## zinc
## CPU
module CPU(
    input               clk         ,
    input               rstn        ,
    input               rf_dcp_rd   ,
    input [4:0]         rf_addr     ,
    output reg [31:0]   rf_out      ,
    output [7:0]        imem_addr   ,
    input [31:0]        imem_rdata  ,
    output [7:0]        dmem_addr   ,
    output [31:0]       dmem_wdata  ,
    output              dmem_we     ,
    input [31:0]        dmem_rdata  ,
    output              stop
    );
clock: 15.8 ns
lec_check: 0
abc_area: 0
cap_margin: 20
core_margin: 5
core_utilization: 55
place_density_lb_addon: 0.07
setup_slack_margin: -0.82
slew_margin: 15
run.sh (not shown) runs the stock make flow with config.mk's settings and CLKGATE_MAP_FILE=.
Here is what was changed in the inputs of sierra compared with zinc.
==> flow/config.mk <==
export PLATFORM = sky130hd
export DESIGN_NAME = CPU
export DESIGN_NICKNAME = CPU
export VERILOG_FILES = /design/flow/design.v
export SDC_FILE = /design/flow/constraint.sdc
export NUM_CORES = 4
export LEC_CHECK = 0
export CAP_MARGIN = 20
export CORE_MARGIN = 2
export CORE_UTILIZATION = 40
export SLEW_MARGIN = 20
==> flow/constraint.sdc <==
create_clock -name core_clock -period 10.2 [get_ports {clk}]
set_input_delay 2.0400 -clock core_clock [delete_from_list [all_inputs] [get_ports {clk}]]
set_output_delay 2.0400 -clock core_clock [all_outputs]
set_load 0.01 [all_outputs]
--- outcome ---
When sierra is measured against zinc, its routed wire length turns out 15 mm higher. Measured against zinc, the via density per instance of sierra comes out at 0.919 times the reference value. Summary of sierra over zinc: net switching power of the design grew by 58%; maximum frequency moved up; insertion delay to the later sink of the worst-skew pair increased 20 ps; core utilization -16 points; number of rows in the core area saw an increase.
diff inputs: sierra => ember
diff --git a/flow/config.mk b/flow/config.mk
--- a/flow/config.mk
+++ b/flow/config.mk
@@ -8,4 +8,5 @@
 export CAP_MARGIN = 20
 export CORE_MARGIN = 2
-export CORE_UTILIZATION = 40
+export CORE_UTILIZATION = 61
+export CTS_CLUSTER_SIZE = 14
 export SLEW_MARGIN = 20
==> flow/constraint.sdc <==
create_clock -name core_clock -period 6.52 [get_ports {clk}]
set_input_delay 1.3040 -clock core_clock [delete_from_list [all_inputs] [get_ports {clk}]]
set_output_delay 1.3040 -clock core_clock [all_outputs]
set_load 0.01 [all_outputs]
Results
ember ran in full, but the layout does not pass; the checks complain about negative setup slack. For the switching power share of the total, ember came in 1.4 points higher than sierra did. Diff sierra -> ember | buffer count excluding the clock tree in the final layout | up by more than 100%. Re tap cell count: sierra was higher than ember. sierra ended up with b_m[9] as its capturing instance or port of the critical path; ember ended up with a[29].

* * *

CPU again, from the RTL that the note above started with.
==> flow/config.mk <==
export PLATFORM = sky130hd
export DESIGN_NAME = CPU
export DESIGN_NICKNAME = CPU
export VERILOG_FILES = /design/flow/design.v
export SDC_FILE = /design/flow/constraint.sdc
export NUM_CORES = 4
export LEC_CHECK = 0
export CAP_MARGIN = 20
export CORE_MARGIN = 2
export CORE_UTILIZATION = 66
export CTS_CLUSTER_DIAMETER = 28
export CTS_CLUSTER_SIZE = 41
export SETUP_SLACK_MARGIN = 1.68
export SLEW_MARGIN = 20
export TNS_END_PERCENT = 5
==> flow/constraint.sdc <==
create_clock -name core_clock -period 8.39 [get_ports {clk}]
set_input_delay 1.6780 -clock core_clock [delete_from_list [all_inputs] [get_ports {clk}]]
set_output_delay 1.6780 -clock core_clock [all_outputs]
set_load 0.01 [all_outputs]
The baseline never finished: it broke off in global routing (5_1_grt).
==> next run, changes <==
Settings changed: CORE_UTILIZATION 66 to 61, CTS_CLUSTER_DIAMETER 28 to not set, CTS_CLUSTER_SIZE 41 to not set, SETUP_SLACK_MARGIN 1.68 to not set, TNS_END_PERCENT 5 to not set.
Clock period 8.39 ns to 8.28 ns, I/O delays scaled along.
Result: The changed run finished clean; die size increases by a little under a tenth; synthesized area is unchanged; synthesized cell count stays the same.
==> next run, changes <==
Settings changed: CORE_UTILIZATION 61 to 66, CTS_CLUSTER_SIZE set to 44, SETUP_SLACK_MARGIN set to -0.39.
Clock period 8.28 ns to 7.05 ns, I/O delays scaled along.
Now the flow ended with an error in global routing (5_1_grt) (ODB-0269).
Die area is lower by 7.5%.
Synthesized area does not change.
Synthesized cell count stays the same.
==> next run, changes <==
Settings changed: CORE_UTILIZATION 66 to 40, CTS_CLUSTER_SIZE 44 to not set, SETUP_SLACK_MARGIN -0.39 to 1.66.
Clock period 7.05 ns to 10.2 ns, I/O delays scaled along.
Outcome: Now the flow passed the timing, DRC and antenna checks. Synthesized cell count does not change. Area after synthesis is unchanged. Die size came out higher by 64%.
==> next run, changes <==
Settings changed: CORE_UTILIZATION 40 to 23, CTS_CLUSTER_SIZE set to 59, SETUP_SLACK_MARGIN 1.66 to not set, SLEW_MARGIN 20 to 25.
Clock period 10.2 ns to 10.5 ns, I/O delays scaled along.
Outcome: Worst hold slack got worse by 13 ps; worst setup slack gets worse by 1300 ps; cell count increases by 20%; global-route usage went down by 14 points; critical path depth went down by 2; count of clock-buffer cells in the layout is lower by 9; area after synthesis does not change; core utilization drops by 19 points.
Power figures rest on the tool's default switching activity, not on a simulated workload.
